===== design/flow/config.mk =====
export PLATFORM = sky130hd
export DESIGN_NAME = joltage
export DESIGN_NICKNAME = joltage
export VERILOG_FILES = /design/flow/design.v
export SDC_FILE = /design/flow/constraint.sdc
export NUM_CORES = 4
export LEC_CHECK = 0
export CAP_MARGIN = 25
export CORE_MARGIN = 2
export CORE_UTILIZATION = 20
export CTS_CLUSTER_DIAMETER = 312
export GPL_TIMING_DRIVEN = 0
export MIN_ROUTING_LAYER = met1
export PLACE_DENSITY_LB_ADDON = 0.13
export SETUP_SLACK_MARGIN = 1.26
export SLEW_MARGIN = 20
export TNS_END_PERCENT = 25

===== design/flow/design.v =====
module joltage #(parameter int LENGTH = 100) (
    input logic clk, rst, start, data_valid,
    input logic [4*LENGTH-1:0] line_flat,
    output logic [15:0] joltage1_out,
    output logic [63:0] joltage2_out,
    output logic done
    );
    logic [3:0] line [0:LENGTH-1];
    genvar k;
    generate
        for (k = 0; k < LENGTH; k++) begin : unflatten
            assign line[k] = line_flat[4*k +: 4];
        end
    endgenerate
    parameter IDLE   = 4'b000_0,
              DATA   = 4'b001_0,
              CALC_1 = 4'b010_0,
              CALC_2 = 4'b011_0,
              SUM    = 4'b100_0,
              DONE   = 4'b101_1;
    logic [3:0] state;
    assign done = state[0];
    logic [3:0] buffer [0:LENGTH-1-2];
    logic [3:0] shift_last;
    assign shift_last = buffer[LENGTH-1-2];
    logic [$clog2(LENGTH)-1:0] counter;
    logic [3:0] p1_curr_jolt [0:1];
    logic p1_jolt_en [0:1];
    always_comb begin : p1_comb 
        p1_jolt_en[0] = shift_last >= p1_curr_jolt[0];
        p1_jolt_en[1] = (p1_curr_jolt[0] >= p1_curr_jolt[1]) && p1_jolt_en[0];
    end
    always_ff @(posedge clk) begin : p1_seq
        if (state == DATA) begin
            p1_curr_jolt[0] <= line[LENGTH-2];
            p1_curr_jolt[1] <= line[LENGTH-1];
        end
        else if (state == CALC_1 || state == CALC_2) begin
            p1_curr_jolt[0] <= p1_jolt_en[0] ? shift_last : p1_curr_jolt[0];
            p1_curr_jolt[1] <= p1_jolt_en[1] ? p1_curr_jolt[0] : p1_curr_jolt[1];
        end
        if (state == IDLE)
            joltage1_out <= 16'd0;
        else if (state == SUM)
            joltage1_out <= joltage1_out + p1_curr_jolt[0] * 4'd10 + p1_curr_jolt[1];
    end
    logic [3:0] p2_curr_jolt [0:11];
    logic p2_jolt_en [0:11];
    always_comb begin : p2_comb
        p2_jolt_en[0] = (shift_last >= p2_curr_jolt[0]);
        for (int z = 1; z < 12; z++) begin
            p2_jolt_en[z] = (p2_curr_jolt[z-1] >= p2_curr_jolt[z]) && p2_jolt_en[z-1];
        end
    end
    genvar i;
    generate
        for (i = 0; i < 12; i++) begin
            always_ff @(posedge clk) begin : p2_seq
                if (state == DATA) begin
                    p2_curr_jolt[i] <= line[LENGTH-12+i];
                end
                else if (state == CALC_2) begin
                    if (i == 0)
                        p2_curr_jolt[i] <= p2_jolt_en[i] ? shift_last : p2_curr_jolt[i];
                    else
                        p2_curr_jolt[i] <= p2_jolt_en[i] ? p2_curr_jolt[i-1] : p2_curr_jolt[i];
                end
            end
        end
    endgenerate
    logic [39:0] stage1, stage2, stage3, stage4, stage5, stage6;
    logic [39:0] stage7, stage8, stage9, stage10, stage11, stage12;
    always_comb begin : mult_add  
        stage1  = p2_curr_jolt[0];
        stage2  = (stage1  * 10) + p2_curr_jolt[1];
        stage3  = (stage2  * 10) + p2_curr_jolt[2];
        stage4  = (stage3  * 10) + p2_curr_jolt[3];
        stage5  = (stage4  * 10) + p2_curr_jolt[4];
        stage6  = (stage5  * 10) + p2_curr_jolt[5];
        stage7  = (stage6  * 10) + p2_curr_jolt[6];
        stage8  = (stage7  * 10) + p2_curr_jolt[7];
        stage9  = (stage8  * 10) + p2_curr_jolt[8];
        stage10 = (stage9  * 10) + p2_curr_jolt[9];
        stage11 = (stage10 * 10) + p2_curr_jolt[10];
        stage12 = (stage11 * 10) + p2_curr_jolt[11];
    end
    always_ff @(posedge clk) begin : p2_joltage_sum
        if (state == IDLE)
            joltage2_out <= 64'd0;
        else if (state == SUM) begin
            joltage2_out <= joltage2_out + stage12;
        end
    end
    always_ff @(posedge clk) begin : counter_logic
        if (state == DATA)
            counter <= '0;
        else if (state == CALC_1 || state == CALC_2)
            counter <= counter + 1'b1;
    end
    genvar j;
    generate
        for (j = 0; j < LENGTH-2; j++) begin
            always_ff @(posedge clk) begin : shift_reg
                if ((state == DATA) && data_valid) begin
                    buffer[j] <= line[j];
                end
                if (state == CALC_1 || state == CALC_2) begin
                    buffer[j] <= buffer[j-1];
                    if (j == 0)
                        buffer[j] <= 4'd0;
                end
            end
        end
    endgenerate
    always_ff @(posedge clk) begin : state_transitions
        if (rst) begin
            state <= IDLE;
        end
        else begin
            case (state)
                IDLE: state <= start ? DATA : IDLE;
                DATA: state <= data_valid ? CALC_1 : DATA;
                CALC_1: state <= counter == 4'd9 ? CALC_2 : CALC_1;
                CALC_2: state <= counter == LENGTH - 2'd3 ? SUM : CALC_2;
                SUM: state <= DONE;
                DONE: state <= start ? DATA : DONE;
                default : ;
            endcase
        end
    end
endmodule

===== design/flow/run.sh =====
#!/bin/bash
# the make line also repeats each setting of config.mk as NAME=value (left out here)
make -C /OpenROAD-flow-scripts/flow DESIGN_CONFIG=/design/flow/config.mk WORK_HOME=/design/flow/orfs CLKGATE_MAP_FILE= finish

===== design/flow/constraint.sdc =====
create_clock -name core_clock -period 13.9 [get_ports {clk}]
set_input_delay 2.7800 -clock core_clock [delete_from_list [all_inputs] [get_ports {clk}]]
set_output_delay 2.7800 -clock core_clock [all_outputs]
set_load 0.01 [all_outputs]

==> results of run 1 <==
-- per-stage QoR --
stage          area (µm²)  cells
3_3_place_gp        59000   9559
5_1_grt             68660  10010
2_1_floorplan       50150   5873
6_report            68710  10030
4_1_cts             66420   9923
3_5_place_dp        59280   9572
-- final cells by class --
cell class,count,share of cell area
multi-input combinational,4899,0.5505
sequential,539,0.2217
timing repair buffer,801,0.1082
tap,3202,0.05831
clock buffer,101,0.02899
inverter,263,0.01451
buffer,172,0.01156
clock inverter,30,0.005335
antenna,24,0.0008741
-- routing by layer --
metal / up-vias / wire [µm] / track usage
li1: 22490 / - / -
met1: 20480 / 71320 / 0.1540
met5: - / 1041 / 0
met3: 303 / 12530 / 0.04795
met2: 672 / 82640 / 0.2346
met4: 162 / 3227 / 0.02702
-- timing repair --
item,in CTS,in global routing
endpoints found under the hold margin,0,0
endpoints found under the setup margin,52,53
gates resized,562,289
setup buffers,217,84
pin swaps,302,168
gates cloned,3,0
==> results_slide.txt, run 1 <==
Physical Implementation Snapshot

Logic synthesis
  – Post-synthesis xor/xnor area fraction: 0.09330
  – Synth Instances: 5,869
  – Post-synthesis instance area: 49,120 µm²
  – Share of the synthesized area in the top cell type: 0.2714
  – Ys flop type: edfxtp_1
  – YS chip area: 49,120 µm²
  – Flops & latches, synth: 539
  – Async set-or-reset flop fraction in the synthesized netlist: 0
  – Synth cell types: 104
  – Ranking of synthesized cells by area: edfxtp_1 27%, ha_1 17%, nand2_1 12%, xnor2_1 6.0%, dfxtp_1 3.9%
  – Number of synthesized flops with an enable pin: 444
  – Adder share: 0.1783
  – Simple share: 0.2341
  – Most frequent cells after synthesis: 1,538 x nand2_1, 655 x ha_1, 444 x edfxtp_1
  – Post-synth top area cell: edfxtp_1
  – Top-count cell post-synth: nand2_1
  – Post-synthesis sequential area ratio: 0.3101
  – Ys Warns: 7
  – Syn Area/Cell: 8.370 µm²
  – Mux cell area share: 0.003923
  – AND-OR/OR-AND share of the synthesized area: 0.1465
  – Top non-seq family: simple AND/OR/NAND/NOR gates
  – # Cells Yosys: 5,869

Run
  – Max Cap Viol: 0
  – Tool Warnings: 30

Detailed routing
  – DRC: 0
  – DRT Wirelength: 170,800 µm
  – Routed Antenna Nets: 0
  – Vias: 44,110
  – DR pass1 iterations: 6
  – Wire per inst: 17.02 µm
  – Via density: 4.398
  – DRT iter0 DRCs: 1,565

Floorplan
  – Row Count: 181
  – FP Util: 0.2016
  – IO Pins: 485
  – Die area: 249,600 µm²
  – Core area: 243,700 µm²
  – Die X: 499.6 µm
  – Die Span Y: 499.6 µm

GRT
  – Initial antenna violation count: 114
  – Grt total ovfl: 0
  – Global-route wire length before repair: 262,100 µm
  – Number of global-route vias before repair: 44,800
  – All-Layer GR Usage: 0.1332
  – Largest net degree at the start of global routing: 53

Setup path
  – CP dominant cell by count: ha_4
  – Endpoint class of the critical path: register
  – Levels on crit path: 101
  – Setup crit end: joltage2_out[62]
  – Crit path DAT: 22.27 ns
  – Reg2Reg Setup Slack: -7.85 ns
  – Launch point of the worst path: p2_curr_jolt[0][1]
  – Reg2Reg Depth: 101
  – Buffers & Inverters on Critical Path: 5
  – CP Max Fanout: 6
  – Critical path class: reg -> reg
  – Worst reg2reg endpoint: joltage2_out[62]
  – CP startpoint kind: register
  – WP data required: 14.42 ns
  – Largest stage delay on the critical path: 0.60 ns
  – Reg2reg start: p2_curr_jolt[0][1]
  – Worst path top cell family by delay: adder cells
  – Slowest CP cell: fa_2

Layout
  – Area grow syn2layout: 39.88%
  – Total area of sequential cells: 15,230 µm²
  – Comb area: 37,830 µm²
  – Final core occ: 0.2820
  – # fillers: 26,240
  – Fin nets: 7,836

Placement
  – GPL Wtd Cong: 0.7941
  – Place WS: -10.68 ns
  – Detailed placement HPWL: 138,800 µm
  – Port Buffers: 484

Timing
  – Max Clock Skew: 0.07528 ns
  – Worst slew margin: 0.3610
  – Max Freq: 45.97 MHz
  – Fin crit period: 21.75 ns
  – Tightest Pin Transition: 0.9585 ns
  – Fin. max-slew vios: 0
  – Fin crit share: 1.565
  – RSZ-0062 raised after global routing: true
  – Final setup vio count: 50
  – Hold slack: 0.4565 ns
  – Worst Slack Setup Final: -7.853 ns
  – Sum Neg Setup Slack: -310.96 ns
  – Final Hold Fails: 0

Hold path
  – Worst Hold Depth: 2
  – Worst hold start: buffer[0][3]
  – Hold endpoint: buffer[0][3]
  – Type of the most critical hold path: reg -> reg

CTS
  – Clock sinks: 539
  – CTS Root Cell: clkbuf_16
  – Num CTS Buffers: 73
  – Clock tree from TritonCTS: built
  – H-tree depth: 3
  – Clk buf depth: 3
  – Hold buffer count at cts: 0
  – Worst-path clk slew: 0.06 ns
  – Clock latency (worst-skew pair): 0.69 ns

Status
  – Violated checks: setup timing
  – Status: finished with violations
==> run 2, diff against run 1 <==
- CORE_UTILIZATION: 20 -> 66
- CTS_CLUSTER_DIAMETER: 312 -> unset
- GPL_TIMING_DRIVEN: 0 -> unset
- MAX_ROUTING_LAYER: unset -> met4
- PLACE_DENSITY: unset -> 0.6
- PLACE_DENSITY_LB_ADDON: 0.13 -> unset
- SETUP_SLACK_MARGIN: 1.26 -> 1.77
- clock period: 13.9 -> 20.8 ns (I/O delays scaled with it)
==> results_slide.txt, run 2 <==
Key Metrics from the Run

Placement
  – Detailed placement HPWL: 113,800 µm (-18%)
  – GPL Wtd Cong: 0.9451 (+19%)
  – Port Buffers: 484 (unchanged)

Floorplan
  – IO Pins: 485 (unchanged)
  – Die Span Y: 276.8 µm (-45%)
  – Row Count: 100 (-45%)
  – Die area: 76,620 µm² (-69%)
  – Die X: 276.8 µm (-45%)
  – Core area: 74,070 µm² (-70%)
  – FP Util: 0.6632 (+0.4616)

Logic synthesis
  – Ranking of synthesized cells by area: edfxtp_1 27%, ha_1 17%, nand2_1 12%, xnor2_1 6.0%, dfxtp_1 3.9%
  – Post-synthesis instance area: 49,120 µm² (unchanged)
  – # Cells Yosys: 5,869 (unchanged)
  – Mux cell area share: 0.003923 (unchanged)
  – Top non-seq family: simple AND/OR/NAND/NOR gates
  – Synth cell types: 104 (unchanged)
  – Most frequent cells after synthesis: 1,538 x nand2_1, 655 x ha_1, 444 x edfxtp_1
  – Ys Warns: 7 (unchanged)
  – Post-synthesis xor/xnor area fraction: 0.09330 (unchanged)
  – Simple share: 0.2341 (unchanged)
  – Number of synthesized flops with an enable pin: 444 (unchanged)
  – Flops & latches, synth: 539 (unchanged)
  – AND-OR/OR-AND share of the synthesized area: 0.1465 (unchanged)
  – Post-synth top area cell: edfxtp_1
  – Ys flop type: edfxtp_1
  – Post-synthesis sequential area ratio: 0.3101 (unchanged)
  – Top-count cell post-synth: nand2_1
  – Async set-or-reset flop fraction in the synthesized netlist: 0 (unchanged)
  – YS chip area: 49,120 µm² (unchanged)
  – Adder share: 0.1783 (unchanged)
  – Share of the synthesized area in the top cell type: 0.2714 (unchanged)
  – Synth Instances: 5,869 (unchanged)
  – Syn Area/Cell: 8.370 µm² (unchanged)

GRT
  – Grt total ovfl: 565
  – All-Layer GR Usage: 0.8489

Status
  – Stage reached: global routing (5_1_grt)
  – First Err: [ERROR GRT-0232] Routing congestion too high. Check the congestion heatmap in the GUI.
  – Status: did not finish

CTS
  – CTS Root Cell: clkbuf_16
  – Num CTS Buffers: 56 (-23%)
  – H-tree depth: 2 (-1)
  – Clock sinks: 539 (unchanged)
  – Clk buf depth: 3 (unchanged)
## run 2: repair_timing
item                       4_1_cts
setup endpoints to repair       40
hold buffers                     0
buffers inserted                71
gates resized                  324
pin swaps                      185
## run 2: layer usage
layer	overflow	global-route usage
met1	15	0.8170
met2	365	0.9984
met3	16	0.6695
met4	169	0.9026
met5	-	-
## run 2: stage by stage
| step | area, µm² | instances | worst slack, ns |
|---|---|---|---|
| 2_1_floorplan | 50150 | 5873 | 0.07253 |
| 3_3_place_gp | 62700 | 8100 | -1.078 |
| 3_5_place_dp | 62700 | 8100 | -1.858 |
| 4_1_cts | 67060 | 8275 | -0.5689 |
==> run 3, diff against run 2 <==
- ABC_AREA: unset -> 1
- CAP_MARGIN: 25 -> 20
- CORE_UTILIZATION: 66 -> 58
- CTS_CLUSTER_DIAMETER: unset -> 249
- MAX_ROUTING_LAYER: met4 -> unset
- MIN_ROUTING_LAYER: met1 -> unset
- PLACE_DENSITY: 0.6 -> unset
- SETUP_SLACK_MARGIN: 1.77 -> unset
- TNS_END_PERCENT: 25 -> unset
- clock period: 20.8 -> 17.5 ns (I/O delays scaled with it)
==> results_slide.txt, run 3 <==
Key Metrics from the Run

Status
  – Status: did not finish
  – Stage reached: global routing (5_1_grt)

Logic synthesis
  – YS chip area: 53,190 µm² (+8.3%)
  – Most frequent cells after synthesis: 2,654 x nand2_1, 1,187 x inv_1, 655 x ha_1
  – Synth Instances: 7,630 (+30%)
  – Simple share: 0.3082 (+0.07416)
  – Number of synthesized flops with an enable pin: 444 (unchanged)
  – Share of the synthesized area in the top cell type: 0.2507 (-0.02076)
  – Mux cell area share: 0 (-0.003923)
  – Ys flop type: edfxtp_1
  – Async set-or-reset flop fraction in the synthesized netlist: 0 (unchanged)
  – Adder share: 0.1646 (-0.01364)
  – Post-synthesis instance area: 53,190 µm² (+8.3%)
  – Ys Warns: 7 (unchanged)
  – Post-synthesis xor/xnor area fraction: 0.06561 (-0.02770)
  – Syn Area/Cell: 6.971 µm² (-17%)
  – Top non-seq family: simple AND/OR/NAND/NOR gates
  – Top-count cell post-synth: nand2_1
  – AND-OR/OR-AND share of the synthesized area: 0.08158 (-0.06488)
  – Flops & latches, synth: 539 (unchanged)
  – Ranking of synthesized cells by area: edfxtp_1 25%, nand2_1 19%, ha_1 15%, inv_1 8.4%, xor2_1 4.2%
  – # Cells Yosys: 7,630 (+30%)
  – Post-synthesis sequential area ratio: 0.2864 (-0.02373)
  – Synth cell types: 67 (-36%)
  – Post-synth top area cell: edfxtp_1

Placement
  – Port Buffers: 484 (unchanged)
  – Detailed placement HPWL: 145,800 µm (+28%)
  – GPL Wtd Cong: 0.9964 (+5.4%)
  – Dpl cell area: 73,290 µm² (+17%)

Floorplan
  – Die area: 94,140 µm² (+23%)
  – IO Pins: 485 (unchanged)
  – Die X: 306.8 µm (+11%)
  – Core area: 91,250 µm² (+23%)
  – Die Span Y: 306.8 µm (+11%)
  – Row Count: 111 (+11%)
  – FP Util: 0.5829 (-0.08023)

CTS
  – Num CTS Buffers: 56 (unchanged)
  – Clock sinks: 539 (unchanged)
  – CTS Root Cell: clkbuf_16
  – Clk buf depth: 3 (unchanged)
  – H-tree depth: 2 (unchanged)
  – Hold buffer count at cts: 0 (unchanged)
-- run 3: per-stage QoR --
stage	setup TNS [ns]	std cells	util	worst slack [ns]
2_1_floorplan	-54.84	7634	-	-2.208
3_3_place_gp	-140.99	10660	0.8032	-4.031
3_5_place_dp	-165.74	10660	0.8032	-4.629
4_1_cts	-138.95	10860	0.8465	-3.719
-- run 3: what timing repair did --
item | CTS
pin swaps | 160
setup buffers | 88
resized | 269
endpoints found under the setup margin | 48
cloned | 0
==> run 4, diff against run 3 <==
- ABC_AREA: 1 -> unset
- CAP_MARGIN: 20 -> 0
- CELL_PAD_IN_SITES_GLOBAL_PLACEMENT: unset -> 1
- CORE_UTILIZATION: 58 -> 40
- CTS_CLUSTER_DIAMETER: 249 -> unset
- CTS_CLUSTER_SIZE: unset -> 99
- GPL_ROUTABILITY_DRIVEN: unset -> 0
- HOLD_SLACK_MARGIN: unset -> 0.28
- clock period: 17.5 -> 25.0 ns (I/O delays scaled with it)
==> results_slide.txt, run 4 <==
Physical Implementation Snapshot

Status
  – Status: no timing/DRC/antenna violations

Logic synthesis
  – Top-count cell post-synth: nand2_1
  – Syn Area/Cell: 8.370 µm² (+20%)
  – # Cells Yosys: 5,869 (-23%)
  – Share of the synthesized area in the top cell type: 0.2714 (+0.02076)
  – Flops & latches, synth: 539 (unchanged)
  – Post-synthesis instance area: 49,120 µm² (-7.6%)
  – YS chip area: 49,120 µm² (-7.6%)
  – Top non-seq family: simple AND/OR/NAND/NOR gates
  – Ranking of synthesized cells by area: edfxtp_1 27%, ha_1 17%, nand2_1 12%, xnor2_1 6.0%, dfxtp_1 3.9%
  – Synth Instances: 5,869 (-23%)
  – Simple share: 0.2341 (-0.07416)
  – Post-synth top area cell: edfxtp_1
  – Number of synthesized flops with an enable pin: 444 (unchanged)
  – Async set-or-reset flop fraction in the synthesized netlist: 0 (unchanged)
  – Ys flop type: edfxtp_1
  – Adder share: 0.1783 (+0.01364)
  – Mux cell area share: 0.003923 (+0.003923)
  – Synth cell types: 104 (+55%)
  – Post-synthesis xor/xnor area fraction: 0.09330 (+0.02770)
  – Ys Warns: 7 (unchanged)
  – AND-OR/OR-AND share of the synthesized area: 0.1465 (+0.06488)
  – Post-synthesis sequential area ratio: 0.3101 (+0.02373)
  – Most frequent cells after synthesis: 1,538 x nand2_1, 655 x ha_1, 444 x edfxtp_1

Layout
  – Comb area: 33,010 µm²
  – # fillers: 12,070
  – Total area of sequential cells: 15,230 µm²
  – Area grow syn2layout: 19.62%
  – Fin nets: 7,400

Floorplan
  – IO Pins: 485 (unchanged)
  – Die area: 125,600 µm² (+33%)
  – Core area: 121,900 µm² (+34%)
  – Die Span Y: 354.4 µm (+16%)
  – Row Count: 128 (+15%)
  – FP Util: 0.4030 (-0.1799)
  – Die X: 354.4 µm (+16%)

CTS
  – Clock sinks: 539 (unchanged)
  – Clock tree from TritonCTS: built
  – CTS Root Cell: clkbuf_16
  – Clk buf depth: 3 (unchanged)
  – H-tree depth: 3 (+1)
  – Num CTS Buffers: 68 (+21%)
  – Worst-path clk slew: 0.06 ns
  – Hold buffer count at cts: 0 (unchanged)
  – Clock latency (worst-skew pair): 0.64 ns

Setup path
  – Reg2Reg Depth: 109
  – Reg2Reg Setup Slack: 1.47 ns
  – Worst path top cell family by delay: simple AND/OR/NAND/NOR gates
  – Reg2reg start: p2_curr_jolt[0][3]
  – Levels on crit path: 109
  – Buffers & Inverters on Critical Path: 5
  – CP startpoint kind: register
  – Critical path class: reg -> reg
  – WP data required: 25.49 ns
  – Setup crit end: joltage2_out[46]
  – Largest stage delay on the critical path: 0.58 ns
  – CP Max Fanout: 8
  – Worst reg2reg endpoint: joltage2_out[46]
  – CP dominant cell by count: ha_1
  – Slowest CP cell: or4_1
  – Launch point of the worst path: p2_curr_jolt[0][3]
  – Crit path DAT: 24.02 ns
  – Endpoint class of the critical path: register

Timing
  – Max Clock Skew: 0.05196 ns
  – Fin crit share: 0.9413
  – Worst slew margin: 0.2963
  – Final setup vio count: 0
  – Max Freq: 42.49 MHz
  – Fin. max-slew vios: 0
  – Final Hold Fails: 0
  – Worst Slack Setup Final: 1.467 ns
  – Tightest Pin Transition: 1.056 ns
  – Fin crit period: 23.53 ns

Detailed routing
  – Vias: 41,920
  – Via density: 5.234
  – DRT iter0 DRCs: 2,196
  – DRT Wirelength: 136,700 µm
  – Routed Antenna Nets: 0
  – Wire per inst: 17.07 µm
  – DR pass1 iterations: 5
  – DRC: 0

GRT
  – Grt total ovfl: 0
  – Initial antenna violation count: 61
  – Largest net degree at the start of global routing: 170
  – Number of global-route vias before repair: 41,370
  – Global-route wire length before repair: 218,800 µm
  – All-Layer GR Usage: 0.2132

Placement
  – Port Buffers: 484 (unchanged)
  – Place WS: -0.05856 ns (+4.571 ns)
  – Detailed placement HPWL: 108,000 µm (-26%)

Hold path
  – Worst hold start: buffer[0][1]
  – Worst Hold Depth: 2
  – Hold endpoint: buffer[0][1]
  – Type of the most critical hold path: reg -> reg

Run
  – Tool Warnings: 34
  – Max Cap Viol: 0
==> run 4: timing repair <==
action | CTS | global route
buffers inserted | 0 | 23
pin swaps | 0 | 27
setup endpoints to repair | 5 | 30
hold endpoints to repair | 0 | 0
resized | 2 | 150
==> run 4: per-layer routing <==
metal  part of all wire  global-route usage
met2               0.46              0.3569
met5             0.0043                   0
met3              0.068             0.06221
met4              0.021             0.04881
met1               0.44              0.2705
==> run 4: metrics by stage <==
stage / hold WS, ns / instance area (µm²) / util / instances / TNS [ns]
CTS: 0.4577 / 57830 / 0.4745 / 7970 / 0
global route: 0.4838 / 58730 / 0.4819 / 7998 / -1.677
finish: 0.4575 / 58760 / 0.4821 / 8009 / 0
floorplan: 0.4366 / 49140 / - / 5873 / 0
global placement: 0.4467 / 55670 / 0.4567 / 7845 / 0
detailed placement: 0.4500 / 55670 / 0.4567 / 7845 / -0.2053
==> run 4: cell type report <==
cell class / instances / area share
Timing Repair Buffer: 542 / 0.09007
Tap cell: 1625 / 0.03460
Sequential cell: 539 / 0.2593
Antenna cell: 16 / 0.0006814
Clock buffer: 86 / 0.03117
Clock inverter: 39 / 0.005664
Inverter: 263 / 0.01680
Multi-Input combinational cell: 4899 / 0.5617
==> run 5, diff against run 4 <==
- CAP_MARGIN: 0 -> 20
- CELL_PAD_IN_SITES_GLOBAL_PLACEMENT: 1 -> unset
- CORE_UTILIZATION: 40 -> 72
- CTS_CLUSTER_SIZE: 99 -> 14
- GPL_ROUTABILITY_DRIVEN: 0 -> unset
- HOLD_SLACK_MARGIN: 0.28 -> unset
- PLACE_DENSITY_LB_ADDON: unset -> 0.04
- SETUP_SLACK_MARGIN: unset -> 2.19
- clock period: 25.0 -> 7.43 ns (I/O delays scaled with it)
==> results_slide.txt, run 5 <==
Key Metrics from the Run

Status
  – Status: did not finish
  – Stage reached: detailed placement (3_5_place_dp)
  – First Err: [ERROR DPL-0038] Utilization greater than 100%, impossible to legalize

Placement
  – Port Buffers: 484 (unchanged)
  – GPL Wtd Cong: 0.9676

Floorplan
  – Row Count: 95 (-26%)
  – Die X: 265.2 µm (-25%)
  – Core area: 67,400 µm² (-45%)
  – Die area: 70,330 µm² (-44%)
  – IO Pins: 485 (unchanged)
  – Die Span Y: 265.2 µm (-25%)
  – FP Util: 0.7288 (+0.3258)

Logic synthesis
  – Top non-seq family: simple AND/OR/NAND/NOR gates
  – Ranking of synthesized cells by area: edfxtp_1 27%, ha_1 17%, nand2_1 12%, xnor2_1 6.0%, dfxtp_1 3.9%
  – Async set-or-reset flop fraction in the synthesized netlist: 0 (unchanged)
  – Adder share: 0.1783 (unchanged)
  – AND-OR/OR-AND share of the synthesized area: 0.1465 (unchanged)
  – YS chip area: 49,120 µm² (unchanged)
  – Post-synthesis xor/xnor area fraction: 0.09330 (unchanged)
  – Share of the synthesized area in the top cell type: 0.2714 (unchanged)
  – Ys flop type: edfxtp_1
  – Most frequent cells after synthesis: 1,538 x nand2_1, 655 x ha_1, 444 x edfxtp_1
  – Ys Warns: 7 (unchanged)
  – Flops & latches, synth: 539 (unchanged)
  – Mux cell area share: 0.003923 (unchanged)
  – Post-synthesis instance area: 49,120 µm² (unchanged)
  – Synth Instances: 5,869 (unchanged)
  – Top-count cell post-synth: nand2_1
  – Post-synthesis sequential area ratio: 0.3101 (unchanged)
  – Synth cell types: 104 (unchanged)
  – Syn Area/Cell: 8.370 µm² (unchanged)
  – Simple share: 0.2341 (unchanged)
  – # Cells Yosys: 5,869 (unchanged)
  – Post-synth top area cell: edfxtp_1
  – Number of synthesized flops with an enable pin: 444 (unchanged)
==> run 6, diff against run 5 <==
- CORE_UTILIZATION: 72 -> 40
- CTS_CLUSTER_SIZE: 14 -> unset
- PLACE_DENSITY_LB_ADDON: 0.04 -> unset
- SETUP_SLACK_MARGIN: 2.19 -> unset
- clock period: 7.43 -> 19.0 ns (I/O delays scaled with it)
==> results_slide.txt, run 6 <==
Physical Implementation Snapshot

Setup path
  – Reg2reg start: p2_curr_jolt[0][1]
  – Reg2Reg Setup Slack: -2.24 ns
  – Critical path class: reg -> reg
  – Levels on crit path: 104
  – Buffers & Inverters on Critical Path: 14
  – Largest stage delay on the critical path: 0.61 ns
  – CP Max Fanout: 6
  – CP dominant cell by count: ha_4
  – Worst path top cell family by delay: adder cells
  – Slowest CP cell: fa_2
  – Setup crit end: joltage2_out[62]
  – Reg2Reg Depth: 104
  – CP startpoint kind: register
  – Worst reg2reg endpoint: joltage2_out[62]
  – Crit path DAT: 21.75 ns
  – WP data required: 19.51 ns
  – Launch point of the worst path: p2_curr_jolt[0][1]
  – Endpoint class of the critical path: register

Floorplan
  – Die Span Y: 354.4 µm (+34%)
  – Row Count: 128 (+35%)
  – Die area: 125,600 µm² (+79%)
  – FP Util: 0.4030 (-0.3258)
  – Core area: 121,900 µm² (+81%)
  – Die X: 354.4 µm (+34%)
  – IO Pins: 485 (unchanged)

Status
  – Violated checks: setup timing
  – Status: finished with violations

Logic synthesis
  – Adder share: 0.1783 (unchanged)
  – # Cells Yosys: 5,869 (unchanged)
  – Mux cell area share: 0.003923 (unchanged)
  – Share of the synthesized area in the top cell type: 0.2714 (unchanged)
  – Ys Warns: 7 (unchanged)
  – Flops & latches, synth: 539 (unchanged)
  – Syn Area/Cell: 8.370 µm² (unchanged)
  – Top non-seq family: simple AND/OR/NAND/NOR gates
  – Ys flop type: edfxtp_1
  – Most frequent cells after synthesis: 1,538 x nand2_1, 655 x ha_1, 444 x edfxtp_1
  – Post-synthesis xor/xnor area fraction: 0.09330 (unchanged)
  – AND-OR/OR-AND share of the synthesized area: 0.1465 (unchanged)
  – Post-synth top area cell: edfxtp_1
  – Post-synthesis sequential area ratio: 0.3101 (unchanged)
  – YS chip area: 49,120 µm² (unchanged)
  – Simple share: 0.2341 (unchanged)
  – Number of synthesized flops with an enable pin: 444 (unchanged)
  – Top-count cell post-synth: nand2_1
  – Synth Instances: 5,869 (unchanged)
  – Ranking of synthesized cells by area: edfxtp_1 27%, ha_1 17%, nand2_1 12%, xnor2_1 6.0%, dfxtp_1 3.9%
  – Async set-or-reset flop fraction in the synthesized netlist: 0 (unchanged)
  – Post-synthesis instance area: 49,120 µm² (unchanged)
  – Synth cell types: 104 (unchanged)

Placement
  – GPL Wtd Cong: 0.8669 (-10%)
  – Place WS: -3.102 ns
  – Port Buffers: 484 (unchanged)
  – DP Cell Count: 9,023
  – Detailed placement HPWL: 111,100 µm

CTS
  – Hold buffer count at cts: 0
  – H-tree depth: 2
  – Clk buf depth: 3
  – Clock latency (worst-skew pair): 0.69 ns
  – CTS Root Cell: clkbuf_16
  – Worst-path clk slew: 0.06 ns
  – Clock tree from TritonCTS: built
  – Clock sinks: 539
  – Num CTS Buffers: 59

Timing
  – Tightest Pin Transition: 1.071 ns
  – Hold slack: 0.4282 ns
  – Fin. max-slew vios: 0
  – RSZ-0062 raised after global routing: true
  – Final setup vio count: 34
  – Fin crit share: 1.118
  – Fin crit period: 21.24 ns
  – Max Freq: 47.08 MHz
  – Max Clock Skew: 0.09224 ns
  – Final Hold Fails: 0
  – Worst Slack Setup Final: -2.241 ns
  – Worst slew margin: 0.2859

Layout
  – Area grow syn2layout: 54.83%
  – Fin nets: 8,787
  – Finished Layout Cells: 9,391
  – Final core occ: 0.6240
  – # fillers: 10,060

Detailed routing
  – Vias: 47,770
  – DRT Wirelength: 147,900 µm
  – DR pass1 iterations: 5
  – Wire per inst: 15.75 µm
  – Via density: 5.086
  – DRC: 0
  – Routed Antenna Nets: 0
  – DRT iter0 DRCs: 2,283

Hold path
  – Hold endpoint: buffer[87][1]
  – Type of the most critical hold path: reg -> reg
  – Worst hold start: buffer[86][1]
  – Worst Hold Depth: 2

GRT
  – Grt total ovfl: 0
  – Number of global-route vias before repair: 47,220
  – Largest net degree at the start of global routing: 234
  – Global-route wire length before repair: 231,900 µm
  – Initial antenna violation count: 40
  – All-Layer GR Usage: 0.2203

Run
  – Tool Warnings: 39
  – Max Cap Viol: 0
-- run 6: metrics by stage --
| step | cell area, µm² | setup TNS [ns] |
|---|---|---|
| after global routing | 76030 | -102.42 |
| after detailed placement | 65570 | -88.73 |
| after CTS | 71220 | -59.65 |
| after floorplan | 50170 | -38.63 |
| final | 76060 | -61.69 |
| after global placement | 65550 | -72.02 |
-- run 6: area by class of cell --
cell class,count,area (µm²),share of cell area
inverter,263,994.7,0.01308
multi-input combinational,4899,39700,0.5220
sequential,539,15230,0.2003
tap,1625,2033,0.02673
clock buffer,77,1554,0.02043
timing repair buffer,1938,16110,0.2119
antenna,17,42.54,0.0005593
clock inverter,33,381.6,0.005018
-- run 6: metal layers --
metal  vias up  share of wire  track usage
li1      24380              -            -
met1     22390           0.42       0.2693
met2       761           0.50       0.3920
met3       188          0.057      0.05183
met4        46          0.019      0.04712
met5         -         0.0020            0
-- run 6: what timing repair did --
item	4_1_cts	5_1_grt
cloned	1	0
buffers inserted	128	118
pin swaps	295	369
resized	470	598
endpoints found under the setup margin	39	44
==> run 7, diff against run 6 <==
- CAP_MARGIN: 20 -> 25
- CORE_UTILIZATION: 40 -> 54
- MAX_ROUTING_LAYER: unset -> met4
- MIN_ROUTING_LAYER: unset -> met1
- PLACE_DENSITY_LB_ADDON: unset -> 0.13
- SETUP_SLACK_MARGIN: unset -> 1.77
- TNS_END_PERCENT: unset -> 25
- clock period: 19.0 -> 20.9 ns (I/O delays scaled with it)
==> results_slide.txt, run 7 <==
Physical Implementation Snapshot

Status
  – Status: finished with violations
  – Violated checks: setup timing

Placement
  – Port Buffers: 484 (unchanged)
  – Detailed placement HPWL: 107,400 µm (-3.3%)
  – GPL Wtd Cong: 0.9242 (+6.6%)
  – Dpl cell area: 62,800 µm² (-4.2%)

Detailed routing
  – Wire per inst: 16.66 µm (+5.8%)
  – Via density: 5.516 (+8.5%)
  – DRT Wirelength: 142,100 µm (-3.9%)
  – Vias: 47,050 (-1.5%)
  – DRT iter0 DRCs: 3,007 (+32%)
  – Routed Antenna Nets: 0 (unchanged)
  – DRC: 0 (unchanged)
  – DR pass1 iterations: 10 (+5)

CTS
  – Hold buffer count at cts: 0 (unchanged)
  – CTS Root Cell: clkbuf_16
  – Clock sinks: 539 (unchanged)
  – Num CTS Buffers: 58 (-1.7%)
  – Worst-path clk slew: 0.06 ns (about the same)
  – H-tree depth: 2 (unchanged)
  – Clk buf depth: 3 (unchanged)
  – Clock tree from TritonCTS: built
  – Clock latency (worst-skew pair): 0.66 ns (-0.03 ns)

Setup path
  – Reg2reg start: p2_curr_jolt[0][1]
  – Critical path class: reg -> reg
  – Launch point of the worst path: p2_curr_jolt[0][1]
  – Worst path top cell family by delay: adder cells
  – Setup crit end: joltage2_out[56]
  – Worst reg2reg endpoint: joltage2_out[56]
  – Buffers & Inverters on Critical Path: 13 (-1)
  – Reg2Reg Setup Slack: -0.85 ns (+1.39 ns)
  – Reg2Reg Depth: 114 (+9.6%)
  – CP Max Fanout: 6 (unchanged)
  – Crit path DAT: 22.25 ns (+0.50 ns)
  – CP startpoint kind: register
  – Levels on crit path: 114 (+9.6%)
  – Largest stage delay on the critical path: 0.49 ns (-0.12 ns)
  – Slowest CP cell: fa_2
  – Endpoint class of the critical path: register
  – CP dominant cell by count: ha_4
  – WP data required: 21.40 ns (+1.89 ns)

Floorplan
  – Core area: 90,150 µm² (-26%)
  – Die Span Y: 305.6 µm (-14%)
  – Row Count: 110 (-14%)
  – FP Util: 0.5449 (+0.1418)
  – IO Pins: 485 (unchanged)
  – Die area: 93,390 µm² (-26%)
  – Die X: 305.6 µm (-14%)

GRT
  – All-Layer GR Usage: 0.2967 (+0.07645)
  – Largest net degree at the start of global routing: 227 (-3.0%)
  – Global-route wire length before repair: 224,700 µm (-3.1%)
  – Grt total ovfl: 0 (unchanged)
  – Initial antenna violation count: 33 (-18%)
  – Number of global-route vias before repair: 46,640 (-1.2%)

Timing
  – Fin crit period: 21.75 ns (+0.5090 ns)
  – Worst Slack Setup Final: -0.8504 ns (+1.391 ns)
  – Sum Neg Setup Slack: -16.48 ns (+45.21 ns)
  – Fin crit share: 1.041 (-0.07728)
  – Max Freq: 45.98 MHz (-2.3%)
  – RSZ-0062 raised after global routing: true
  – Final Hold Fails: 0 (unchanged)
  – Tightest Pin Transition: 1.123 ns (+0.05152 ns)
  – Fin. max-slew vios: 0 (unchanged)
  – Worst slew margin: 0.2515 (-0.03435)
  – Final setup vio count: 27 (-21%)
  – Max Clock Skew: 0.03157 ns (-0.06067 ns)

Logic synthesis
  – Simple share: 0.2341 (unchanged)
  – Post-synth top area cell: edfxtp_1
  – Post-synthesis xor/xnor area fraction: 0.09330 (unchanged)
  – Top-count cell post-synth: nand2_1
  – AND-OR/OR-AND share of the synthesized area: 0.1465 (unchanged)
  – Top non-seq family: simple AND/OR/NAND/NOR gates
  – Adder share: 0.1783 (unchanged)
  – Ys flop type: edfxtp_1
  – Most frequent cells after synthesis: 1,538 x nand2_1, 655 x ha_1, 444 x edfxtp_1
  – Ys Warns: 7 (unchanged)
  – Post-synthesis instance area: 49,120 µm² (unchanged)
  – Flops & latches, synth: 539 (unchanged)
  – Share of the synthesized area in the top cell type: 0.2714 (unchanged)
  – YS chip area: 49,120 µm² (unchanged)
  – Synth cell types: 104 (unchanged)
  – Async set-or-reset flop fraction in the synthesized netlist: 0 (unchanged)
  – # Cells Yosys: 5,869 (unchanged)
  – Syn Area/Cell: 8.370 µm² (unchanged)
  – Mux cell area share: 0.003923 (unchanged)
  – Ranking of synthesized cells by area: edfxtp_1 27%, ha_1 17%, nand2_1 12%, xnor2_1 6.0%, dfxtp_1 3.9%
  – Synth Instances: 5,869 (unchanged)
  – Post-synthesis sequential area ratio: 0.3101 (unchanged)
  – Number of synthesized flops with an enable pin: 444 (unchanged)

Hold path
  – Worst hold start: buffer[0][0]
  – Worst Hold Depth: 2 (unchanged)
  – Hold endpoint: buffer[0][0]
  – Type of the most critical hold path: reg -> reg

Layout
  – Fin nets: 8,363 (-4.8%)
  – # fillers: 6,415 (-36%)
  – Comb area: 36,380 µm² (-8.4%)
  – Final Cell Area: 68,880 µm² (-9.4%)
  – Final core occ: 0.7641 (+0.1401)
  – Area grow syn2layout: 40.23%
  – Total area of sequential cells: 15,230 µm² (unchanged)

Run
  – Tool Warnings: 37 (-5.1%)
  – Max Cap Viol: 0 (unchanged)
[run 7: metal layers]
metal / global-route usage / wire, µm / vias to the layer above
met5: - / 0 / -
met4: 0.08191 / 3552 / 0
met3: 0.05532 / 8419 / 192
met2: 0.5189 / 71530 / 1085
met1: 0.3480 / 58620 / 22190
li1: - / - / 23580
[run 7: repair_timing]
action | 4_1_cts | 5_1_grt
setup endpoints to repair | 38 | 43
gates resized | 262 | 270
setup buffers | 65 | 41
pin swaps | 212 | 127
cloned | 0 | 0
[run 7: final cells by class]
| cell class | instances | area share |
|---|---|---|
| Multi-Input combinational cell | 4899 | 0.5282 |
| Sequential cell | 539 | 0.2212 |
| Antenna cell | 28 | 0.001017 |
| Clock buffer | 67 | 0.02156 |
| Inverter | 263 | 0.01448 |
| Timing Repair Buffer | 1515 | 0.1849 |
| Clock inverter | 42 | 0.007266 |
| Tap cell | 1176 | 0.02136 |
[run 7: through the flow]
| stage | hold WS, ns | cells | worst slack [ns] |
|---|---|---|---|
| 5_1_grt | 0.4899 | 8528 | -1.929 |
| 3_5_place_dp | 0.4470 | 8284 | -1.064 |
| 6_report | 0.4610 | 8529 | -0.8504 |
| 3_3_place_gp | 0.4419 | 8284 | -0.4317 |
| 4_1_cts | 0.4585 | 8458 | -0.3781 |
| 2_1_floorplan | 0.4366 | 5873 | 0.1725 |
==> run 8, diff against run 7 <==
- ABC_AREA: unset -> 1
- CAP_MARGIN: 25 -> 20
- CORE_UTILIZATION: 54 -> 61
- CTS_CLUSTER_DIAMETER: unset -> 368
- CTS_CLUSTER_SIZE: unset -> 96
- MAX_ROUTING_LAYER: met4 -> unset
- MIN_ROUTING_LAYER: met1 -> unset
- PLACE_DENSITY: unset -> 0.43
- PLACE_DENSITY_LB_ADDON: 0.13 -> unset
- SETUP_SLACK_MARGIN: 1.77 -> -0.74
- TNS_END_PERCENT: 25 -> unset
- clock period: 20.9 -> 16.8 ns (I/O delays scaled with it)
==> results_slide.txt, run 8 <==
Key Metrics from the Run

Logic synthesis
  – Number of synthesized flops with an enable pin: 444 (unchanged)
  – AND-OR/OR-AND share of the synthesized area: 0.08158 (-0.06488)
  – # Cells Yosys: 7,630 (+30%)
  – Synth cell types: 67 (-36%)
  – Adder share: 0.1646 (-0.01364)
  – Most frequent cells after synthesis: 2,654 x nand2_1, 1,187 x inv_1, 655 x ha_1
  – Top non-seq family: simple AND/OR/NAND/NOR gates
  – Simple share: 0.3082 (+0.07416)
  – Post-synthesis xor/xnor area fraction: 0.06561 (-0.02770)
  – YS chip area: 53,190 µm² (+8.3%)
  – Ranking of synthesized cells by area: edfxtp_1 25%, nand2_1 19%, ha_1 15%, inv_1 8.4%, xor2_1 4.2%
  – Post-synth top area cell: edfxtp_1
  – Ys Warns: 7 (unchanged)
  – Ys flop type: edfxtp_1
  – Async set-or-reset flop fraction in the synthesized netlist: 0 (unchanged)
  – Share of the synthesized area in the top cell type: 0.2507 (-0.02076)
  – Top-count cell post-synth: nand2_1
  – Synth Instances: 7,630 (+30%)
  – Syn Area/Cell: 6.971 µm² (-17%)
  – Flops & latches, synth: 539 (unchanged)
  – Post-synthesis instance area: 53,190 µm² (+8.3%)
  – Post-synthesis sequential area ratio: 0.2864 (-0.02373)
  – Mux cell area share: 0 (-0.003923)

CTS
  – Clock sinks: 539 (unchanged)
  – CTS Root Cell: clkbuf_16
  – Hold buffer count at cts: 0 (unchanged)
  – Num CTS Buffers: 9 (-84%)
  – Clk buf depth: 3 (unchanged)
  – H-tree depth: 1 (-1)

Status
  – Status: did not finish
  – Stage reached: global routing (5_1_grt)
  – First Err: [ERROR GRT-0232] Routing congestion too high. Check the congestion heatmap in the GUI.

Floorplan
  – Core area: 86,620 µm² (-3.9%)
  – Row Count: 108 (-1.8%)
  – Die Span Y: 299.3 µm (-2.1%)
  – FP Util: 0.6141 (+0.06919)
  – IO Pins: 485 (unchanged)
  – Die X: 299.3 µm (-2.1%)
  – Die area: 89,570 µm² (-4.1%)

Placement
  – Port Buffers: 484 (unchanged)
  – GPL Wtd Cong: 0.9864 (+6.7%)
  – Detailed placement HPWL: 150,200 µm (+40%)

GRT
  – Grt total ovfl: 14
  – All-Layer GR Usage: 0.6743
[run 8: layer usage]
metal  track usage  GRT overflow
met1        0.6756             2
met2        0.8726             5
met3        0.5018             0
met4        0.5971             7
met5        0.3582             0
[run 8: repair_timing]
action | 4_1_cts
cloned | 0
pin swaps | 375
setup endpoints to repair | 48
resized | 541
setup buffers | 192
[run 8: through the flow]
stage          worst slack (ns)  hold WS (ns)  cells  area [µm²]
2_1_floorplan            -2.908        0.4247   7634       56250
3_3_place_gp             -4.273        0.4357  10660       73470
3_5_place_dp             -5.264        0.4724  10660       73470
4_1_cts                  -3.997        0.5004  10860       77970
==> run 9, diff against run 8 <==
- CELL_PAD_IN_SITES_DETAIL_PLACEMENT: unset -> 0
- CELL_PAD_IN_SITES_GLOBAL_PLACEMENT: unset -> 1
- CORE_MARGIN: 2 -> 4
- CORE_UTILIZATION: 61 -> 72
- CTS_CLUSTER_DIAMETER: 368 -> 386
- CTS_CLUSTER_SIZE: 96 -> 63
- GPL_TIMING_DRIVEN: unset -> 0
- HOLD_SLACK_MARGIN: unset -> 0.18
- PLACE_DENSITY: 0.43 -> unset
- PLACE_DENSITY_LB_ADDON: unset -> 0.18
- SETUP_SLACK_MARGIN: -0.74 -> unset
- TNS_END_PERCENT: unset -> 10
==> results_slide.txt, run 9 <==
Key Metrics from the Run

Status
  – Status: did not finish
  – Stage reached: global placement without I/O (3_1_place_gp_skip_io)
  – First Err: [ERROR FLW-0024] Place density exceeds 1.0 (current PLACE_DENSITY_LB_ADDON =  0.18). Please check if the value of  PLACE_DENSITY_LB_ADDON is between 0 and 0.99.

Logic synthesis
  – Simple share: 0.3082 (unchanged)
  – Async set-or-reset flop fraction in the synthesized netlist: 0 (unchanged)
  – Post-synthesis xor/xnor area fraction: 0.06561 (unchanged)
  – Syn Area/Cell: 6.971 µm² (unchanged)
  – Top-count cell post-synth: nand2_1
  – Share of the synthesized area in the top cell type: 0.2507 (unchanged)
  – Adder share: 0.1646 (unchanged)
  – # Cells Yosys: 7,630 (unchanged)
  – Mux cell area share: 0 (unchanged)
  – Synth cell types: 67 (unchanged)
  – Most frequent cells after synthesis: 2,654 x nand2_1, 1,187 x inv_1, 655 x ha_1
  – AND-OR/OR-AND share of the synthesized area: 0.08158 (unchanged)
  – Number of synthesized flops with an enable pin: 444 (unchanged)
  – Ys flop type: edfxtp_1
  – YS chip area: 53,190 µm² (unchanged)
  – Post-synthesis sequential area ratio: 0.2864 (unchanged)
  – Top non-seq family: simple AND/OR/NAND/NOR gates
  – Synth Instances: 7,630 (unchanged)
  – Flops & latches, synth: 539 (unchanged)
  – Ranking of synthesized cells by area: edfxtp_1 25%, nand2_1 19%, ha_1 15%, inv_1 8.4%, xor2_1 4.2%
  – Post-synthesis instance area: 53,190 µm² (unchanged)
  – Ys Warns: 7 (unchanged)
  – Post-synth top area cell: edfxtp_1

Floorplan
  – Die area: 78,290 µm² (-13%)
  – Core area: 73,080 µm² (-16%)
  – Die X: 279.8 µm (-6.5%)
  – Row Count: 99 (-8.3%)
  – FP Util: 0.7278 (+0.1137)
  – Die Span Y: 279.8 µm (-6.5%)
==> run 10, diff against run 9 <==
- ABC_AREA: 1 -> unset
- CELL_PAD_IN_SITES_DETAIL_PLACEMENT: 0 -> unset
- CELL_PAD_IN_SITES_GLOBAL_PLACEMENT: 1 -> unset
- CORE_MARGIN: 4 -> 2
- CTS_CLUSTER_DIAMETER: 386 -> 364
- CTS_CLUSTER_SIZE: 63 -> 14
- GPL_TIMING_DRIVEN: 0 -> unset
- HOLD_SLACK_MARGIN: 0.18 -> unset
- MAX_ROUTING_LAYER: unset -> met4
- PLACE_DENSITY_LB_ADDON: 0.18 -> 0.04
- SETUP_SLACK_MARGIN: unset -> 1.76
- SLEW_MARGIN: 20 -> 40
- TNS_END_PERCENT: 10 -> 70
- clock period: 16.8 -> 7.43 ns (I/O delays scaled with it)
==> results_slide.txt, run 10 <==
Key Metrics from the Run

Floorplan
  – Row Count: 95 (-4.0%)
  – Die X: 265.2 µm (-5.2%)
  – IO Pins: 485
  – FP Util: 0.7288 (+0.001037)
  – Die Span Y: 265.2 µm (-5.2%)
  – Die area: 70,330 µm² (-10%)
  – Core area: 67,400 µm² (-7.8%)

Logic synthesis
  – Most frequent cells after synthesis: 1,538 x nand2_1, 655 x ha_1, 444 x edfxtp_1
  – Ranking of synthesized cells by area: edfxtp_1 27%, ha_1 17%, nand2_1 12%, xnor2_1 6.0%, dfxtp_1 3.9%
  – Post-synthesis instance area: 49,120 µm² (-7.6%)
  – AND-OR/OR-AND share of the synthesized area: 0.1465 (+0.06488)
  – Flops & latches, synth: 539 (unchanged)
  – Share of the synthesized area in the top cell type: 0.2714 (+0.02076)
  – Ys flop type: edfxtp_1
  – Top non-seq family: simple AND/OR/NAND/NOR gates
  – Post-synthesis sequential area ratio: 0.3101 (+0.02373)
  – Synth Instances: 5,869 (-23%)
  – Synth cell types: 104 (+55%)
  – YS chip area: 49,120 µm² (-7.6%)
  – Number of synthesized flops with an enable pin: 444 (unchanged)
  – Syn Area/Cell: 8.370 µm² (+20%)
  – Top-count cell post-synth: nand2_1
  – Mux cell area share: 0.003923 (+0.003923)
  – Ys Warns: 7 (unchanged)
  – Async set-or-reset flop fraction in the synthesized netlist: 0 (unchanged)
  – Post-synthesis xor/xnor area fraction: 0.09330 (+0.02770)
  – Adder share: 0.1783 (+0.01364)
  – Post-synth top area cell: edfxtp_1
  – # Cells Yosys: 5,869 (-23%)
  – Simple share: 0.2341 (-0.07416)

Placement
  – Port Buffers: 484
  – GPL Wtd Cong: 0.9880

Status
  – Status: did not finish
  – Stage reached: detailed placement (3_5_place_dp)
  – First Err: [ERROR DPL-0038] Utilization greater than 100%, impossible to legalize
-- run 10: metrics by stage --
step | setup slack, ns | hold slack, ns
after floorplan | -13.29 | 0.4366
after global placement | -13.69 | 0.4427
==> run 11, diff against run 10 <==
- ABC_AREA: unset -> 1
- CAP_MARGIN: 20 -> 25
- CORE_UTILIZATION: 72 -> 56
- CTS_CLUSTER_DIAMETER: 364 -> unset
- CTS_CLUSTER_SIZE: 14 -> 86
- MIN_ROUTING_LAYER: unset -> met1
- PLACE_DENSITY: unset -> 0.6
- PLACE_DENSITY_LB_ADDON: 0.04 -> unset
- SETUP_SLACK_MARGIN: 1.76 -> 1.77
- SLEW_MARGIN: 40 -> 20
- TNS_END_PERCENT: 70 -> 25
- clock period: 7.43 -> 13.4 ns (I/O delays scaled with it)
==> results_slide.txt, run 11 <==
Key Metrics from the Run

Status
  – Status: did not finish
  – Stage reached: global routing (5_1_grt)

CTS
  – Clk buf depth: 3
  – Num CTS Buffers: 58
  – Clock sinks: 539
  – H-tree depth: 2
  – Hold buffer count at cts: 0
  – CTS Root Cell: clkbuf_16

Logic synthesis
  – AND-OR/OR-AND share of the synthesized area: 0.08158 (-0.06488)
  – YS chip area: 53,190 µm² (+8.3%)
  – Top-count cell post-synth: nand2_1
  – Post-synthesis xor/xnor area fraction: 0.06561 (-0.02770)
  – Async set-or-reset flop fraction in the synthesized netlist: 0 (unchanged)
  – Top non-seq family: simple AND/OR/NAND/NOR gates
  – Mux cell area share: 0 (-0.003923)
  – # Cells Yosys: 7,630 (+30%)
  – Post-synthesis instance area: 53,190 µm² (+8.3%)
  – Simple share: 0.3082 (+0.07416)
  – Post-synth top area cell: edfxtp_1
  – Syn Area/Cell: 6.971 µm² (-17%)
  – Adder share: 0.1646 (-0.01364)
  – Synth cell types: 67 (-36%)
  – Ys Warns: 7 (unchanged)
  – Synth Instances: 7,630 (+30%)
  – Ys flop type: edfxtp_1
  – Post-synthesis sequential area ratio: 0.2864 (-0.02373)
  – Number of synthesized flops with an enable pin: 444 (unchanged)
  – Share of the synthesized area in the top cell type: 0.2507 (-0.02076)
  – Flops & latches, synth: 539 (unchanged)
  – Ranking of synthesized cells by area: edfxtp_1 25%, nand2_1 19%, ha_1 15%, inv_1 8.4%, xor2_1 4.2%
  – Most frequent cells after synthesis: 2,654 x nand2_1, 1,187 x inv_1, 655 x ha_1

Floorplan
  – Core area: 94,590 µm² (+40%)
  – IO Pins: 485 (unchanged)
  – FP Util: 0.5623 (-0.1665)
  – Row Count: 113 (+19%)
  – Die Span Y: 312.2 µm (+18%)
  – Die area: 97,460 µm² (+39%)
  – Die X: 312.2 µm (+18%)

Placement
  – DP Cell Count: 10,850
  – GPL Wtd Cong: 0.9864 (-0.16%)
  – Detailed placement HPWL: 146,200 µm
  – Port Buffers: 484 (unchanged)
  – Place WS: -8.711 ns
## run 11: repair_timing
item	4_1_cts
endpoints found under the setup margin	54
buffers inserted	112
gates resized	377
pin swaps	206
## run 11: metrics by stage
| stage | area (µm²) |
|---|---|
| after CTS | 79090 |
| after detailed placement | 74290 |
| after global placement | 74290 |
| after floorplan | 56350 |
==> run 12, diff against run 11 <==
- CAP_MARGIN: 25 -> 20
- CORE_UTILIZATION: 56 -> 72
- CTS_CLUSTER_DIAMETER: unset -> 395
- CTS_CLUSTER_SIZE: 86 -> 100
- MAX_ROUTING_LAYER: met4 -> unset
- MIN_ROUTING_LAYER: met1 -> unset
- PLACE_DENSITY: 0.6 -> unset
- SETUP_SLACK_MARGIN: 1.77 -> 1.88
- TNS_END_PERCENT: 25 -> unset
- clock period: 13.4 -> 6.35 ns (I/O delays scaled with it)
==> results_slide.txt, run 12 <==
Key Metrics from the Run

Logic synthesis
  – Most frequent cells after synthesis: 2,654 x nand2_1, 1,187 x inv_1, 655 x ha_1
  – YS chip area: 53,190 µm² (unchanged)
  – Top-count cell post-synth: nand2_1
  – Ys flop type: edfxtp_1
  – Adder share: 0.1646 (unchanged)
  – Post-synthesis sequential area ratio: 0.2864 (unchanged)
  – Number of synthesized flops with an enable pin: 444 (unchanged)
  – AND-OR/OR-AND share of the synthesized area: 0.08158 (unchanged)
  – Ys Warns: 7 (unchanged)
  – Ranking of synthesized cells by area: edfxtp_1 25%, nand2_1 19%, ha_1 15%, inv_1 8.4%, xor2_1 4.2%
  – Simple share: 0.3082 (unchanged)
  – Synth Instances: 7,630 (unchanged)
  – # Cells Yosys: 7,630 (unchanged)
  – Synth cell types: 67 (unchanged)
  – Syn Area/Cell: 6.971 µm² (unchanged)
  – Async set-or-reset flop fraction in the synthesized netlist: 0 (unchanged)
  – Top non-seq family: simple AND/OR/NAND/NOR gates
  – Mux cell area share: 0 (unchanged)
  – Share of the synthesized area in the top cell type: 0.2507 (unchanged)
  – Post-synthesis instance area: 53,190 µm² (unchanged)
  – Flops & latches, synth: 539 (unchanged)
  – Post-synthesis xor/xnor area fraction: 0.06561 (unchanged)
  – Post-synth top area cell: edfxtp_1

Floorplan
  – Row Count: 99 (-12%)
  – Die X: 275.8 µm (-12%)
  – FP Util: 0.7278 (+0.1655)
  – Die area: 76,070 µm² (-22%)
  – IO Pins: 485 (unchanged)
  – Core area: 73,080 µm² (-23%)
  – Die Span Y: 275.8 µm (-12%)

Status
  – Stage reached: detailed placement (3_5_place_dp)
  – First Err: [ERROR DPL-0038] Utilization greater than 100%, impossible to legalize
  – Status: did not finish

Placement
  – GPL Wtd Cong: 1.058 (+7.2%)
  – Port Buffers: 484 (unchanged)
[run 12: stage by stage]
stage	cell area, µm²	instances	hold slack (ns)	TNS (ns)	setup slack [ns]
2_1_floorplan	56900	7634	0.4247	-613.47	-13.36
3_3_place_gp	74840	10590	0.4364	-713.63	-14.56
==> run 13, diff against run 12 <==
- CTS_CLUSTER_SIZE: 100 -> 10
- PLACE_DENSITY_LB_ADDON: unset -> 0.26
- SETUP_SLACK_MARGIN: 1.88 -> 1.86
==> results_slide.txt, run 13 <==
Key Metrics from the Run

Logic synthesis
  – Adder share: 0.1646 (unchanged)
  – Post-synth top area cell: edfxtp_1
  – # Cells Yosys: 7,630 (unchanged)
  – Ys flop type: edfxtp_1
  – Syn Area/Cell: 6.971 µm² (unchanged)
  – Simple share: 0.3082 (unchanged)
  – Synth cell types: 67 (unchanged)
  – Ys Warns: 7 (unchanged)
  – Post-synthesis sequential area ratio: 0.2864 (unchanged)
  – Mux cell area share: 0 (unchanged)
  – Synth Instances: 7,630 (unchanged)
  – Share of the synthesized area in the top cell type: 0.2507 (unchanged)
  – Most frequent cells after synthesis: 2,654 x nand2_1, 1,187 x inv_1, 655 x ha_1
  – AND-OR/OR-AND share of the synthesized area: 0.08158 (unchanged)
  – Flops & latches, synth: 539 (unchanged)
  – Post-synthesis xor/xnor area fraction: 0.06561 (unchanged)
  – YS chip area: 53,190 µm² (unchanged)
  – Number of synthesized flops with an enable pin: 444 (unchanged)
  – Top-count cell post-synth: nand2_1
  – Post-synthesis instance area: 53,190 µm² (unchanged)
  – Ranking of synthesized cells by area: edfxtp_1 25%, nand2_1 19%, ha_1 15%, inv_1 8.4%, xor2_1 4.2%
  – Top non-seq family: simple AND/OR/NAND/NOR gates
  – Async set-or-reset flop fraction in the synthesized netlist: 0 (unchanged)

Floorplan
  – Die area: 76,070 µm² (unchanged)
  – IO Pins: 485 (unchanged)
  – Core area: 73,080 µm² (unchanged)
  – Die Span Y: 275.8 µm (unchanged)
  – Row Count: 99 (unchanged)
  – Die X: 275.8 µm (unchanged)
  – FP Util: 0.7278 (unchanged)

Status
  – Stage reached: detailed placement (3_5_place_dp)
  – Status: did not finish
  – First Err: [ERROR DPL-0038] Utilization greater than 100%, impossible to legalize

Placement
  – GPL Wtd Cong: 1.045 (-1.2%)
  – Port Buffers: 484 (unchanged)
run 13: stage by stage:
stage                   hold slack (ns)  worst slack [ns]
after floorplan                  0.4247            -13.36
after global placement           0.4374            -14.56
==> run 14, diff against run 13 <==
- ABC_AREA: 1 -> unset
- CORE_UTILIZATION: 72 -> 70
- CTS_CLUSTER_DIAMETER: 395 -> unset
- CTS_CLUSTER_SIZE: 10 -> 100
- PLACE_DENSITY_LB_ADDON: 0.26 -> unset
- SETUP_SLACK_MARGIN: 1.86 -> 1.36
==> results_slide.txt, run 14 <==
Key Metrics from the Run

Logic synthesis
  – Post-synthesis sequential area ratio: 0.3101 (+0.02373)
  – Ys flop type: edfxtp_1
  – Ranking of synthesized cells by area: edfxtp_1 27%, ha_1 17%, nand2_1 12%, xnor2_1 6.0%, dfxtp_1 3.9%
  – Number of synthesized flops with an enable pin: 444 (unchanged)
  – Post-synthesis xor/xnor area fraction: 0.09330 (+0.02770)
  – Synth cell types: 104 (+55%)
  – Post-synthesis instance area: 49,120 µm² (-7.6%)
  – Synth Instances: 5,869 (-23%)
  – Post-synth top area cell: edfxtp_1
  – Top non-seq family: simple AND/OR/NAND/NOR gates
  – Mux cell area share: 0.003923 (+0.003923)
  – Syn Area/Cell: 8.370 µm² (+20%)
  – Async set-or-reset flop fraction in the synthesized netlist: 0 (unchanged)
  – Simple share: 0.2341 (-0.07416)
  – AND-OR/OR-AND share of the synthesized area: 0.1465 (+0.06488)
  – Flops & latches, synth: 539 (unchanged)
  – Most frequent cells after synthesis: 1,538 x nand2_1, 655 x ha_1, 444 x edfxtp_1
  – Adder share: 0.1783 (+0.01364)
  – # Cells Yosys: 5,869 (-23%)
  – YS chip area: 49,120 µm² (-7.6%)
  – Ys Warns: 7 (unchanged)
  – Top-count cell post-synth: nand2_1
  – Share of the synthesized area in the top cell type: 0.2714 (+0.02076)

Floorplan
  – Die area: 72,310 µm² (-4.9%)
  – FP Util: 0.7039 (-0.02392)
  – IO Pins: 485 (unchanged)
  – Core area: 69,790 µm² (-4.5%)
  – Die X: 268.9 µm (-2.5%)
  – Row Count: 97 (-2.0%)
  – Die Span Y: 268.9 µm (-2.5%)

Placement
  – GPL Wtd Cong: 0.9720 (-7.0%)
  – Port Buffers: 484 (unchanged)

Status
  – Stage reached: detailed placement (3_5_place_dp)
  – Status: did not finish
  – First Err: [ERROR DPL-0033] detailed placement checks failed during check placement.
## run 14: stage by stage
stage	cell area [µm²]	setup slack [ns]	hold slack (ns)	instances
after global placement	68400	-14.80	0.4433	8581
after floorplan	52070	-14.37	0.4366	5873
